==> inputs of xenon <==
// ULA_LCD
module ULA_LCD(clk, rst, rs, rw, en, dados, SOMA, SUBT, MULT, IGUAL, A, B, sinalA, sinalB);
	input [7:0] A;
	input [7:0] B;
	input sinalA;
	input sinalB;
	input SOMA;
	input SUBT;
	input MULT;
	input IGUAL;
	output en;
	output rw;
	output rs;
	output [7:0] dados;
	input clk;
	input rst;
	reg rs;
	reg rw;
	reg en;
	reg [7:0] dados;
	reg [21:0] c45;
	reg [21:0] c5;
	reg [21:0] c25;
	integer c1;
	reg flag45;
	reg flag5;
	reg flag2meio;
	reg [9:0] est2;
	reg flagbt1;
	reg flagbt2;
	reg flagbt3;
	reg flagbt4;
	reg flag_rst;
	reg [31:0] estado;
	reg subest;
	reg [5:0] charPos;
	reg [1:0] operacao;
	reg menos;
	reg [7:0] Alinha;
	reg [7:0] Blinha;
	reg menosA;
	reg menosB;
	reg menosR;
	parameter T45 = 2250, T5 = 250, T25 = 125;
	parameter clear = 1, opSOMA=1, opSUBT=2, opMULT=3, opIGUAL=4, skipLn=192, WAIT=10, WRITE=11, DEFAULT=6;
	reg [21:0] n45, n5, n25;
	reg nf45, nf5, nf25;
	always @(posedge clk) begin
		n45 = c45; n5 = c5; n25 = c25;
		nf45 = flag45; nf5 = flag5; nf25 = flag2meio;
    	if(flag_rst) begin
        	n45 = 0;
        	n25 = 0;
        	n5 = 0;
        	nf5 = 0;
        	nf45 = 0;
        	nf25 = 0;
    	end
    	if(n45 == T45) begin
            	n45 = 0;
            	nf45 = 1;
    	end
    	else if (n45 < T45) begin
        	n45 = n45+1;
    	end
    	if(n5 == T5) begin
        	n5 = 0;
        	nf5 = 1;
    	end
    	else if (n5 < T5) begin
        	n5 = n5 + 1;
    	end
    	if(n25 == T25) begin
			n25 = 0;
			nf25 = 1;
		end
		else if(n25 < T25) begin
			n25 = n25 + 1;
		end
		if(rst) begin
			c45 <= 0; c5 <= 0; c25 <= 0;
			flag45 <= 0; flag5 <= 0; flag2meio <= 0;
		end
		else begin
			c45 <= n45; c5 <= n5; c25 <= n25;
			flag45 <= nf45; flag5 <= nf5; flag2meio <= nf25;
		end
	end
	always @(posedge clk) begin
	if(rst) begin
		rs <= 0;
		rw <= 0;
		en <= 0;
		dados <= 0;
		c1 = 0;
		est2 <= 0;
		flagbt1 = 0;
		flagbt2 = 0;
		flagbt3 = 0;
		flagbt4 = 0;
		flag_rst <= 0;
		estado <= 0;
		subest = 0;
		charPos <= 0;
		operacao = 0;
		menos = 0;
		Alinha = 0;
		Blinha = 0;
		menosA <= 0;
		menosB <= 0;
	end
	else begin
    	case(estado)
			0: begin
				if(flag45) begin
					estado <= 1;
  ...
Settings: LEC_CHECK=0, CAP_MARGIN=15, CELL_PAD_IN_SITES_DETAIL_PLACEMENT=0, CELL_PAD_IN_SITES_GLOBAL_PLACEMENT=1, CORE_MARGIN=6, CORE_UTILIZATION=33, CTS_CLUSTER_DIAMETER=214, CTS_CLUSTER_SIZE=16, HOLD_SLACK_MARGIN=0.03, MIN_ROUTING_LAYER=met1, SETUP_SLACK_MARGIN=5.0, SLEW_MARGIN=20; clock period 120.0 ns.
run.sh (not shown) runs the stock make flow with config.mk's settings and CLKGATE_MAP_FILE=.
==> harbor (differences from xenon) <==
- CAP_MARGIN: 15 -> 20
- CELL_PAD_IN_SITES_DETAIL_PLACEMENT: 0 -> not set
- CELL_PAD_IN_SITES_GLOBAL_PLACEMENT: 1 -> not set
- CORE_MARGIN: 6 -> 2
- CORE_UTILIZATION: 33 -> 50
- CTS_CLUSTER_DIAMETER: 214 -> not set
- CTS_CLUSTER_SIZE: 16 -> not set
- HOLD_SLACK_MARGIN: 0.03 -> not set
- MIN_ROUTING_LAYER: met1 -> not set
- SETUP_SLACK_MARGIN: 5.0 -> not set
==> flow/constraint.sdc (replaced) <==
create_clock -name core_clock -period 63.4 [get_ports {clk}]
set_input_delay 12.6800 -clock core_clock [delete_from_list [all_inputs] [get_ports {clk}]]
set_output_delay 12.6800 -clock core_clock [all_outputs]
set_load 0.01 [all_outputs]
==> maple (differences from xenon) <==
- ABC_AREA: not set -> 1
- CELL_PAD_IN_SITES_DETAIL_PLACEMENT: 0 -> not set
- CELL_PAD_IN_SITES_GLOBAL_PLACEMENT: 1 -> not set
- CORE_ASPECT_RATIO: not set -> 1.33
- CORE_MARGIN: 6 -> 2
- CORE_UTILIZATION: 33 -> 70
- CTS_CLUSTER_DIAMETER: 214 -> not set
- CTS_CLUSTER_SIZE: 16 -> not set
- HOLD_SLACK_MARGIN: 0.03 -> not set
- MAX_ROUTING_LAYER: not set -> met4
- MIN_ROUTING_LAYER: met1 -> not set
- SETUP_SLACK_MARGIN: 5.0 -> not set
- TNS_END_PERCENT: not set -> 5
==> flow/constraint.sdc (replaced) <==
create_clock -name core_clock -period 69.1 [get_ports {clk}]
set_input_delay 13.8200 -clock core_clock [delete_from_list [all_inputs] [get_ports {clk}]]
set_output_delay 13.8200 -clock core_clock [all_outputs]
set_load 0.01 [all_outputs]
==> results <==
                                                                                   xenon                 maple                harbor
Run status                                                         complete, no violations       failed layout checks  failed layout checks
Violated checks                                                                          -  negative setup slack  negative setup slack
Register area share after synthesis                                                  6.75%                 6.03%                 6.75%
Worst clock skew                                                                   41.4 ps               35.4 ps               18.5 ps
Yosys chip area                                                                 60200 um^2            67400 um^2            60200 um^2
Drt via density                                                                       6.06                  6.08                  6.14
Normalized max-slew margin                                                           27.7%                 14.5%                 15.3%
Cts bufs inserted                                                                       16                    24                    18
Number of inverters outside the clock class in the layout                              285                  2093                   284
Multi-input gate share of total cell area                                            84.2%                 72.8%                 61.8%
Cell with the biggest individual delay on the critical path                clkdlybuf4s50_1                  fa_1                  fa_1
Setup repair after global routing missed its margin                                  false                  true                  true
Required time at the endpoint of the critical path                               120450 ps              69530 ps              63810 ps
Vias                                                                                 66331                 85877                 83004
Post-Layout Cell Count                                                               10942                 14121                 13514
Gate count after technology mapping                                                   8662                 12149                  8662
CP max FO                                                                               30                    24                     8
Std-Cell Core Area                                                             181000 um^2            95700 um^2           120000 um^2
Number of antenna violations at the first check in global routing                        0                    12                     1
Aggregate global-route resource usage                                                21.0%                 47.3%                 38.1%
WP buf/inv                                                                              35                    87                    40


==> trial 50 <==
ULA_LCD again, from the RTL that the note above started with.
// ULA_LCD
module ULA_LCD(clk, rst, rs, rw, en, dados, SOMA, SUBT, MULT, IGUAL, A, B, sinalA, sinalB);
make LEC_CHECK=0 CAP_MARGIN=25 CELL_PAD_IN_SITES_DETAIL_PLACEMENT=1 CELL_PAD_IN_SITES_GLOBAL_PLACEMENT=1 CORE_ASPECT_RATIO=0.53 CORE_MARGIN=2 CORE_UTILIZATION=52 GPL_ROUTABILITY_DRIVEN=0 GPL_TIMING_DRIVEN=0 SETUP_SLACK_MARGIN=5.0 SLEW_MARGIN=25 TNS_END_PERCENT=100 finish   # period 173.0 ns
==> inputs of trial 72, as changes to trial 50 <==
Settings changed: CAP_MARGIN 25 to 5, CELL_PAD_IN_SITES_DETAIL_PLACEMENT 1 to not set, CELL_PAD_IN_SITES_GLOBAL_PLACEMENT 1 to not set, CORE_ASPECT_RATIO 0.53 to not set, CORE_UTILIZATION 52 to 72, CTS_CLUSTER_DIAMETER set to 42, CTS_CLUSTER_SIZE set to 55, GPL_ROUTABILITY_DRIVEN 0 to not set, GPL_TIMING_DRIVEN 0 to not set, MAX_ROUTING_LAYER set to met4, SETUP_SLACK_MARGIN 5.0 to not set, SLEW_MARGIN 25 to 20, TNS_END_PERCENT 100 to not set.
==> flow/constraint.sdc (replaced) <==
create_clock -name core_clock -period 75.7 [get_ports {clk}]
set_input_delay 15.1400 -clock core_clock [delete_from_list [all_inputs] [get_ports {clk}]]
set_output_delay 15.1400 -clock core_clock [all_outputs]
set_load 0.01 [all_outputs]
==> inputs of trial 97, as changes to trial 50 <==
Settings changed: ABC_AREA set to 1, CAP_MARGIN 25 to 15, CELL_PAD_IN_SITES_DETAIL_PLACEMENT 1 to not set, CELL_PAD_IN_SITES_GLOBAL_PLACEMENT 1 to not set, CORE_ASPECT_RATIO 0.53 to not set, CORE_UTILIZATION 52 to 72, CTS_CLUSTER_DIAMETER set to 226, CTS_CLUSTER_SIZE set to 32, GPL_ROUTABILITY_DRIVEN 0 to not set, GPL_TIMING_DRIVEN 0 to not set, SETUP_SLACK_MARGIN 5.0 to not set, SLEW_MARGIN 25 to 20, TNS_END_PERCENT 100 to not set.
==> flow/constraint.sdc (replaced) <==
create_clock -name core_clock -period 64.1 [get_ports {clk}]
set_input_delay 12.8200 -clock core_clock [delete_from_list [all_inputs] [get_ports {clk}]]
set_output_delay 12.8200 -clock core_clock [all_outputs]
set_load 0.01 [all_outputs]
==> qor.yml <==
sta:
  grt_setup_unrepaired: "false"
  tns_ns: 0
  fmax_ghz: 0.00688
grt:
  antenna_found_initial: 7
floorplan:
  fp_util: 0.527
  die_area_mm2: 0.119
synth:
  synth_cells: 8662
  synthAdderAreaFrac: 0.121
status:
  outcome: "complete, no violations"
cells_and_area:
  sh_seq_area: 0.0639
routing:
  routed-wl-met3_mm: 37.4
cts:
  clk_pin_slew_worst_paths_ns: 0.07
Source of the figures above: trial 50

==> qor.yml <==
floorplan:
  row_count: 106
  ios: 35
  die_area_mm2: 0.0860
status:
  error: "[ERROR GRT-0116] Global routing finished with congestion. Check the congestion regions in the DRC Viewer."
  outcome: "stopped before the end"
  failing_step: "global routing (5_1_grt)"
synth:
  ff_type: "dfxtp_1"
  logic_family: "AND-OR/OR-AND gates"
  ys_seq_share: 0.0675
  synthAdderAreaFrac: 0.121
  synth_cells: 8662
place:
  pre_cts_ws_ns: -12.51
Source of the figures above: trial 72

==> qor.yml <==
floorplan:
  fp_util: 0.725
  die_area_mm2: 0.0961
  row_count: 112
place:
  pre_cts_ws_ns: -6.53
  place_area_mm2: 0.0796
synth:
  synth_cells: 12100
  ys_area_mm2: 0.0674
  synthAdderAreaFrac: 0.107
  mux_share: 0.000594
status:
  failing_step: "global routing (5_1_grt)"
  outcome: "stopped before the end"
  error: "[ERROR GRT-0232] Routing congestion too high. Check the congestion heatmap in the GUI."
cts:
  clk_path_buf_depth: 3
Source of the figures above: trial 97



==> inputs of trial 4 <==
Starting RTL as in the previous note.
==> flow/config.mk <==
export PLATFORM = sky130hd
export DESIGN_NAME = ULA_LCD
export DESIGN_NICKNAME = ULA_LCD
export VERILOG_FILES = /design/flow/design.v
export SDC_FILE = /design/flow/constraint.sdc
export NUM_CORES = 4
export LEC_CHECK = 0
export ABC_AREA = 0
export CAP_MARGIN = 20
export CELL_PAD_IN_SITES_GLOBAL_PLACEMENT = 3
export CORE_ASPECT_RATIO = 1.91
export CORE_MARGIN = 2
export CORE_UTILIZATION = 44
export CTS_CLUSTER_DIAMETER = 355
export PLACE_DENSITY_LB_ADDON = 0.05
export SLEW_MARGIN = 40
export TNS_END_PERCENT = 95
==> flow/constraint.sdc <==
create_clock -name core_clock -period 120.0 [get_ports {clk}]
set_input_delay 24.0000 -clock core_clock [delete_from_list [all_inputs] [get_ports {clk}]]
set_output_delay 24.0000 -clock core_clock [all_outputs]
set_load 0.01 [all_outputs]
==> inputs of trial 74, as changes to trial 4 <==
Settings changed: ABC_AREA 0 to default, CELL_PAD_IN_SITES_GLOBAL_PLACEMENT 3 to default, CORE_ASPECT_RATIO 1.91 to default, CORE_UTILIZATION 44 to 71, CTS_CLUSTER_DIAMETER 355 to default, PLACE_DENSITY_LB_ADDON 0.05 to default, SLEW_MARGIN 40 to 20, TNS_END_PERCENT 95 to default.
==> flow/constraint.sdc (replaced) <==
create_clock -name core_clock -period 126.0 [get_ports {clk}]
set_input_delay 25.2000 -clock core_clock [delete_from_list [all_inputs] [get_ports {clk}]]
set_output_delay 25.2000 -clock core_clock [all_outputs]
set_load 0.01 [all_outputs]
==> qor summary <==
Post-synthesis area per instance: trial 74 6.95 sq um; trial 4 6.95 sq um
Die ar.: trial 74 87,100 sq um; trial 4 140,000 sq um
Fp util: trial 74 71.8%; trial 4 44.3%
Most area-hungry cell type in the Yosys netlist: trial 74 sky130_fd_sc_hd__ha_1; trial 4 sky130_fd_sc_hd__ha_1
Standard-cell rows: trial 74 106; trial 4 187
Count of yosys warnings during synthesis: trial 74 1; trial 4 1
Simple-Gate Fraction of Synth Area: trial 74 31.1%; trial 4 31.1%
Die boundary width: trial 74 295 um; trial 4 272 um
Chip Height: trial 74 295 um; trial 4 515 um
Result of the run: trial 74 finished clean; trial 4 stopped before the end
Stage where the flow stopped: trial 74 -; trial 4 global placement without I/O
Most instantiated flip-flop cell in the synthesis netlist: trial 74 sky130_fd_sc_hd__dfxtp_1; trial 4 sky130_fd_sc_hd__dfxtp_1
Post-synthesis sequential area ratio: trial 74 6.75%; trial 4 6.75%
Post-synthesis compound-gate area fraction: trial 74 34.5%; trial 4 34.5%
Synth unique cells: trial 74 177; trial 4 177
Flops & latches, synth: trial 74 203; trial 4 203
Area of the placeable core: trial 74 83,800 sq um; trial 4 136,000 sq um


==> wip/lagoon <==
Starting RTL as in the previous note.
export LEC_CHECK = 0
export ABC_AREA = 1
export CAP_MARGIN = 20
export CORE_MARGIN = 2
export CORE_UTILIZATION = 66
export CTS_CLUSTER_DIAMETER = 381
export CTS_CLUSTER_SIZE = 74
export HOLD_SLACK_MARGIN = 0.29
export SLEW_MARGIN = 20
export TNS_END_PERCENT = 5
create_clock -name core_clock -period 67.6 [get_ports {clk}]
==> wip/delta: changes against wip/lagoon <==
==> flow/config.mk (replaced) <==
export PLATFORM = sky130hd
export DESIGN_NAME = ULA_LCD
export DESIGN_NICKNAME = ULA_LCD
export VERILOG_FILES = /design/flow/design.v
export SDC_FILE = /design/flow/constraint.sdc
export NUM_CORES = 4
export LEC_CHECK = 0
export ABC_AREA = 1
export CAP_MARGIN = 20
export CELL_PAD_IN_SITES_GLOBAL_PLACEMENT = 0
export CORE_MARGIN = 2
export CORE_UTILIZATION = 20
export CTS_CLUSTER_SIZE = 61
export PLACE_DENSITY_LB_ADDON = 0.26
export SLEW_MARGIN = 20
==> flow/constraint.sdc (replaced) <==
create_clock -name core_clock -period 204.0 [get_ports {clk}]
set_input_delay 40.8000 -clock core_clock [delete_from_list [all_inputs] [get_ports {clk}]]
set_output_delay 40.8000 -clock core_clock [all_outputs]
set_load 0.01 [all_outputs]
==> wip/cedar: changes against wip/lagoon <==
==> flow/config.mk (replaced) <==
export PLATFORM = sky130hd
export DESIGN_NAME = ULA_LCD
export DESIGN_NICKNAME = ULA_LCD
export VERILOG_FILES = /design/flow/design.v
export SDC_FILE = /design/flow/constraint.sdc
export NUM_CORES = 4
export LEC_CHECK = 0
export CAP_MARGIN = 20
export CORE_MARGIN = 2
export CORE_UTILIZATION = 40
export SETUP_SLACK_MARGIN = 5.0
export SLEW_MARGIN = 20
==> flow/constraint.sdc (replaced) <==
create_clock -name core_clock -period 114.0 [get_ports {clk}]
set_input_delay 22.8000 -clock core_clock [delete_from_list [all_inputs] [get_ports {clk}]]
set_output_delay 22.8000 -clock core_clock [all_outputs]
set_load 0.01 [all_outputs]
==> notes <==
- Of wip/lagoon and wip/cedar, wip/lagoon has the higher synthesized cell count (gap about 40%, measured against wip/cedar).
- wip/delta finished clean. wip/cedar finished clean. wip/lagoon ended with an error in 5_1_grt on ODB-0269.
- Between wip/cedar and wip/delta, the lower design area is in wip/cedar (gap 12%, measured against wip/delta).
- Against wip/delta, the wire length of wip/cedar is lower by 17%.
- Of wip/delta and wip/cedar, wip/delta has the higher final cell count (gap 56%, measured against wip/cedar).
- Flip-flop count is the same in wip/cedar and wip/delta.
- Against wip/delta, the sequential share of layout area of wip/cedar is higher by 0.72 points.
- Against wip/delta, the area after synthesis of wip/cedar is lower by 11%.
- In wip/cedar the via count is lower than in wip/delta, by about 10%.
